==> flow/design.v (excerpt) <==
module draw_lines(
      input                                      i_clk,
      input                                      i_reset,
      input                    [P_X_COORD_W-1:0] i_x0,
      input                    [P_X_COORD_W-1:0] i_x1,
      input                    [P_Y_COORD_W-1:0] i_y0,
      input                    [P_Y_COORD_W-1:0] i_y1,
      input                                      i_start,
      input                                      i_load_fifo,
      output                                     o_waiting,
      output                                     o_fifo_full,
      output                                     o_wr,
      output                [P_LOG2_RAM_DEPTH-1:0] o_addr
    );
    parameter P_X_COORD_W = 11;
    parameter P_Y_COORD_W = 11;
    parameter P_SCREEN_W = 640;
    parameter P_SCREEN_H = 480;
    parameter P_DATA_W = 1;
    parameter P_LOG2_RAM_DEPTH = 19;
    parameter P_FIFO_ADDR_W = 4;
    localparam STATE__WAITING = 0;
    localparam STATE__CLEAR   = 1;
    localparam STATE__LOAD    = 2;
    localparam STATE__DRAW    = 3;
    reg [1:0] curr_state;
    reg [1:0] next_state;
    wire [P_LOG2_RAM_DEPTH-1:0] bres_addr;
    reg  [P_LOG2_RAM_DEPTH-1:0] buffer_addr;
    wire bres_wr;
    reg  buffer_wr;
    wire [P_DATA_W-1:0] bres_data;
    reg  [P_DATA_W-1:0] buffer_data;
    wire                   bres_waiting;
    wire                   load_vals;
    wire [P_X_COORD_W-1:0] fifo_x0;
    wire [P_X_COORD_W-1:0] fifo_x1;
    wire [P_Y_COORD_W-1:0] fifo_y0;
    wire [P_Y_COORD_W-1:0] fifo_y1;
    wire     [P_X_COORD_W-1:0] x_val;
    wire     [P_Y_COORD_W-1:0] y_val;
    wire fifo_empty;
  ...
Size: roughly 4,200 cells after synthesis, ~70 I/O pins.
make LEC_CHECK=0 ABC_AREA=1 CAP_MARGIN=35 CORE_MARGIN=2 CORE_UTILIZATION=72 CTS_CLUSTER_DIAMETER=372 CTS_CLUSTER_SIZE=15 HOLD_SLACK_MARGIN=0.29 PLACE_DENSITY_LB_ADDON=0.01 SETUP_SLACK_MARGIN=-0.24 SLEW_MARGIN=20 finish   # period 2.59 ns
run.sh (not shown) runs the stock make flow with config.mk's settings and CLKGATE_MAP_FILE=.
The starting point produced a layout that fails on setup timing.
Then changed:
Settings changed: CAP_MARGIN 35 to 20, CELL_PAD_IN_SITES_GLOBAL_PLACEMENT set to 0, CORE_ASPECT_RATIO set to 1.21, CORE_UTILIZATION 72 to 70, CTS_CLUSTER_DIAMETER 372 to 296, CTS_CLUSTER_SIZE 15 to 14, HOLD_SLACK_MARGIN 0.29 to unset, PLACE_DENSITY_LB_ADDON 0.01 to 0.13, SETUP_SLACK_MARGIN -0.24 to 0.65.
Effect: The new run completed, yet does not pass: setup timing; core utilization came out higher by 2.1 points; non-clock buffer count came out higher by 52; cell count came out higher by 1.8%; power came out higher by 8.3%; via count came out higher by 4.6%; die area came out higher by 2.8%; first-iteration DRC count came out higher by 8.3%.

* * *

Starting RTL as in the previous note.
## draw_lines
module draw_lines(
      input                                      i_clk,
      input                                      i_reset,
      input                    [P_X_COORD_W-1:0] i_x0,
      input                    [P_X_COORD_W-1:0] i_x1,
      input                    [P_Y_COORD_W-1:0] i_y0,
      input                    [P_Y_COORD_W-1:0] i_y1,
      input                                      i_start,
      input                                      i_load_fifo,
      output                                     o_waiting,
      output                                     o_fifo_full,
      output                                     o_wr,
      output                [P_LOG2_RAM_DEPTH-1:0] o_addr
    );
clock: 5.97 ns
lec_check: 0
abc_area: 1
cap_margin: 20
core_aspect_ratio: 1.28
core_margin: 2
core_utilization: 17
cts_cluster_diameter: 161
gpl_routability_driven: 1
gpl_timing_driven: 1
min_routing_layer: met1
place_density: 0.64
setup_slack_margin: 0.47
slew_margin: 20
tns_end_percent: 20
The starting point went through all stages and came out clean.
Change:
CORE_ASPECT_RATIO = not set   (was 1.28)
CORE_UTILIZATION = 72   (was 17)
CTS_CLUSTER_DIAMETER = not set   (was 161)
GPL_ROUTABILITY_DRIVEN = not set   (was 1)
GPL_TIMING_DRIVEN = not set   (was 1)
MIN_ROUTING_LAYER = not set   (was met1)
PLACE_DENSITY = not set   (was 0.64)
SETUP_SLACK_MARGIN = 0.39   (was 0.47)
TNS_END_PERCENT = not set   (was 20)
clock period = 3.65 ns   (was 5.97 ns; I/O delays follow)
This time the run completed and failed the layout checks on setup timing.
First-iteration DRC count goes up by 54%.
Worst setup slack loses 1.1 ns.
Core utilization went up by 62 points.
Sequential cell count stays the same.
Die area fell by 76%.
Design area went down by 2.8%.
Synthesized area does not change.
Synthesized cell count is unchanged.
Hold slack improves by 0.024 ns.

* * *

## yarrow
draw_lines again, from the RTL that the note above started with.
clock: 5.96 ns
lec_check: 0
abc_area: 0
cap_margin: 20
cell_pad_in_sites_global_placement: 1
core_margin: 9
core_utilization: 61
gpl_routability_driven: 1
gpl_timing_driven: 1
max_routing_layer: met5
place_density: 0.75
setup_slack_margin: -0.23
slew_margin: 20
tns_end_percent: 65
Inputs modified between yarrow and quartz:
# yarrow
export LEC_CHECK = 0
export ABC_AREA = 0
export CAP_MARGIN = 20
export CELL_PAD_IN_SITES_GLOBAL_PLACEMENT = 1
export CORE_MARGIN = 9
export CORE_UTILIZATION = 61
export GPL_ROUTABILITY_DRIVEN = 1
export GPL_TIMING_DRIVEN = 1
export MAX_ROUTING_LAYER = met5
export PLACE_DENSITY = 0.75
export SETUP_SLACK_MARGIN = -0.23
export SLEW_MARGIN = 20
export TNS_END_PERCENT = 65
create_clock -name core_clock -period 5.96 [get_ports {i_clk}]
# quartz
export LEC_CHECK = 0
export ABC_AREA = 1
export CAP_MARGIN = 20
export CORE_MARGIN = 2
export CORE_UTILIZATION = 72
export CTS_CLUSTER_SIZE = 10
export SETUP_SLACK_MARGIN = 0.39
export SLEW_MARGIN = 20
export TNS_END_PERCENT = 5
create_clock -name core_clock -period 3.65 [get_ports {i_clk}]
quartz ran in full, but the layout does not pass; the checks complain about negative setup slack.
Looking at met3 routed wirelength, quartz sits above yarrow.
quartz against yarrow: setup slack lost 870 ps, clock power picked up an extra about 75%.
Setup changes, quartz to willow
# quartz
export LEC_CHECK = 0
export ABC_AREA = 1
export CAP_MARGIN = 20
export CORE_MARGIN = 2
export CORE_UTILIZATION = 72
export CTS_CLUSTER_SIZE = 10
export SETUP_SLACK_MARGIN = 0.39
export SLEW_MARGIN = 20
export TNS_END_PERCENT = 5
create_clock -name core_clock -period 3.65 [get_ports {i_clk}]
# willow
export LEC_CHECK = 0
export CAP_MARGIN = 20
export CORE_MARGIN = 2
export CORE_UTILIZATION = 66
export SETUP_SLACK_MARGIN = 0.8
export SLEW_MARGIN = 20
create_clock -name core_clock -period 3.36 [get_ports {i_clk}]
Status willow: flow complete, layout not clean - negative setup slack. Comparing quartz and willow, the lower final cell count is on willow. willow against quartz: count of clock-buffer cells in the layout decreased 54, sequential share of power has decreased.
Input-level comparison between maple and willow:
# willow
export LEC_CHECK = 0
export CAP_MARGIN = 20
export CORE_MARGIN = 2
export CORE_UTILIZATION = 66
export SETUP_SLACK_MARGIN = 0.8
export SLEW_MARGIN = 20
create_clock -name core_clock -period 3.36 [get_ports {i_clk}]
# maple
export LEC_CHECK = 0
export ABC_AREA = 1
export CAP_MARGIN = 20
export CORE_MARGIN = 2
export CORE_UTILIZATION = 70
export CTS_CLUSTER_SIZE = 72
export SETUP_SLACK_MARGIN = 0.8
export SLEW_MARGIN = 20
create_clock -name core_clock -period 3.36 [get_ports {i_clk}]
--- outcome ---
To summarise maple: no stage aborted, but the layout did not pass its checks, failing on negative setup slack.
Die height ends up higher on willow.
Against willow, the final cell area of maple is lower.
Taking willow as the reference, in maple boundary pin count closely matched the old numbers, clock buffer count in the final layout went down by about 5%, layout overhead on the synthesized area went down 6.9 points.
Taking willow as the reference, in maple worst setup margin saw an increase; cell count grew by 1,156; power consumption went down.
Between willow and maple, the flow reports routed wire length on met3 increasing by a few percent.
#### Input delta (amber over maple)
# maple
export LEC_CHECK = 0
export ABC_AREA = 1
export CAP_MARGIN = 20
export CORE_MARGIN = 2
export CORE_UTILIZATION = 70
export CTS_CLUSTER_SIZE = 72
export SETUP_SLACK_MARGIN = 0.8
export SLEW_MARGIN = 20
create_clock -name core_clock -period 3.36 [get_ports {i_clk}]
# amber
export LEC_CHECK = 0
export CAP_MARGIN = 20
export CORE_MARGIN = 2
export CORE_UTILIZATION = 64
export SLEW_MARGIN = 20
create_clock -name core_clock -period 2.59 [get_ports {i_clk}]
- | hold slack | amber vs maple | 260 ps lower |
- Between amber and maple, it is amber whose flop share of the area is lower, by 2.9 points.
- Area of combinational cells with multiple inputs ended up 600 um^2 higher on amber than on maple.
- Looking only at detail-routed via count per cell, and setting everything else aside, the lower value of amber and maple goes to maple.
- Against maple, amber reports a average footprint of a synthesized cell that is higher.
- Looking at cell row count across amber and maple, the one that comes out higher is amber.
- [flow] amber | stages: complete | final checks: fail | reason: negative setup slack
- Going from maple to amber, global-route usage grows by 1.5 points.
- Layout clock buffer count: higher on amber
- amber vs. maple: non-clock buffer count saw an increase; final-report setup violation count up 92.

* * *

draw_lines again, from the RTL that the note above started with.
==> flow/config.mk <==
export PLATFORM = sky130hd
export DESIGN_NAME = draw_lines
export DESIGN_NICKNAME = draw_lines
export VERILOG_FILES = /design/flow/design.v
export SDC_FILE = /design/flow/constraint.sdc
export NUM_CORES = 4
export LEC_CHECK = 0
export CAP_MARGIN = 20
export CELL_PAD_IN_SITES_DETAIL_PLACEMENT = 2
export CORE_MARGIN = 10
export CORE_UTILIZATION = 63
export CTS_CLUSTER_SIZE = 80
export GPL_TIMING_DRIVEN = 1
export PLACE_DENSITY = 0.47
export SETUP_SLACK_MARGIN = -0.44
export SLEW_MARGIN = 40
==> flow/constraint.sdc <==
create_clock -name core_clock -period 4.73 [get_ports {i_clk}]
set_input_delay 0.9460 -clock core_clock [delete_from_list [all_inputs] [get_ports {i_clk}]]
set_output_delay 0.9460 -clock core_clock [all_outputs]
set_load 0.01 [all_outputs]
The first run aborted during detailed placement with DPL-0033.
Then changed:
CELL_PAD_IN_SITES_DETAIL_PLACEMENT = not set   (was 2)
CELL_PAD_IN_SITES_GLOBAL_PLACEMENT = 2   (was not set)
CORE_ASPECT_RATIO = 1.21   (was not set)
CORE_MARGIN = 2   (was 10)
CORE_UTILIZATION = 29   (was 63)
CTS_CLUSTER_DIAMETER = 296   (was not set)
CTS_CLUSTER_SIZE = not set   (was 80)
GPL_TIMING_DRIVEN = not set   (was 1)
PLACE_DENSITY = not set   (was 0.47)
PLACE_DENSITY_LB_ADDON = 0.26   (was not set)
SETUP_SLACK_MARGIN = not set   (was -0.44)
SLEW_MARGIN = 20   (was 40)
clock period = 6.28 ns   (was 4.73 ns; I/O delays follow)
This time the run went through all stages and came out clean. Die size rose by about 90%. Synthesized area does not change. Synthesized cell count is unchanged.
Then changed:
CELL_PAD_IN_SITES_GLOBAL_PLACEMENT = not set   (was 2)
CORE_ASPECT_RATIO = not set   (was 1.21)
CORE_UTILIZATION = 40   (was 29)
CTS_CLUSTER_DIAMETER = not set   (was 296)
GPL_TIMING_DRIVEN = 0   (was not set)
PLACE_DENSITY_LB_ADDON = 0.24   (was 0.26)
SLEW_MARGIN = 35   (was 20)
clock period = 5.0 ns   (was 6.28 ns; I/O delays follow)
The changed run ran to the end with no violations.
Total power rises by 26%.
Routed wire length falls by 2.0%.
Design area hardly moves.
Synthesized cell count is unchanged.
Count of clock-buffer cells in the layout went up by 3.
Then changed:
CORE_UTILIZATION = 70   (was 40)
GPL_TIMING_DRIVEN = not set   (was 0)
PLACE_DENSITY_LB_ADDON = not set   (was 0.24)
SLEW_MARGIN = 20   (was 35)
clock period = 3.63 ns   (was 5.0 ns; I/O delays follow)
This time the run ran to the end with violations: setup timing. Die area went down by 42%. Routed wire length went up by 7.2%. Worst hold slack loses 0.11 ns. Combinational power went up by 60%. Power went up by 43%. Register-to-register slack loses 0.38 ns. Worst setup slack loses 0.71 ns. Cell count went down by 12%. Non-clock buffer count went up by 92.
Then changed:
CORE_UTILIZATION = 72   (was 70)
SETUP_SLACK_MARGIN = -0.19   (was not set)
clock period = 2.05 ns   (was 3.63 ns; I/O delays follow)
Effect: This time the run died in global routing. Die area shrinks by 2.7%. Area after synthesis is unchanged. Synthesized cell count does not change.
No activity file was given, so power comes from the tool's default toggle rates.
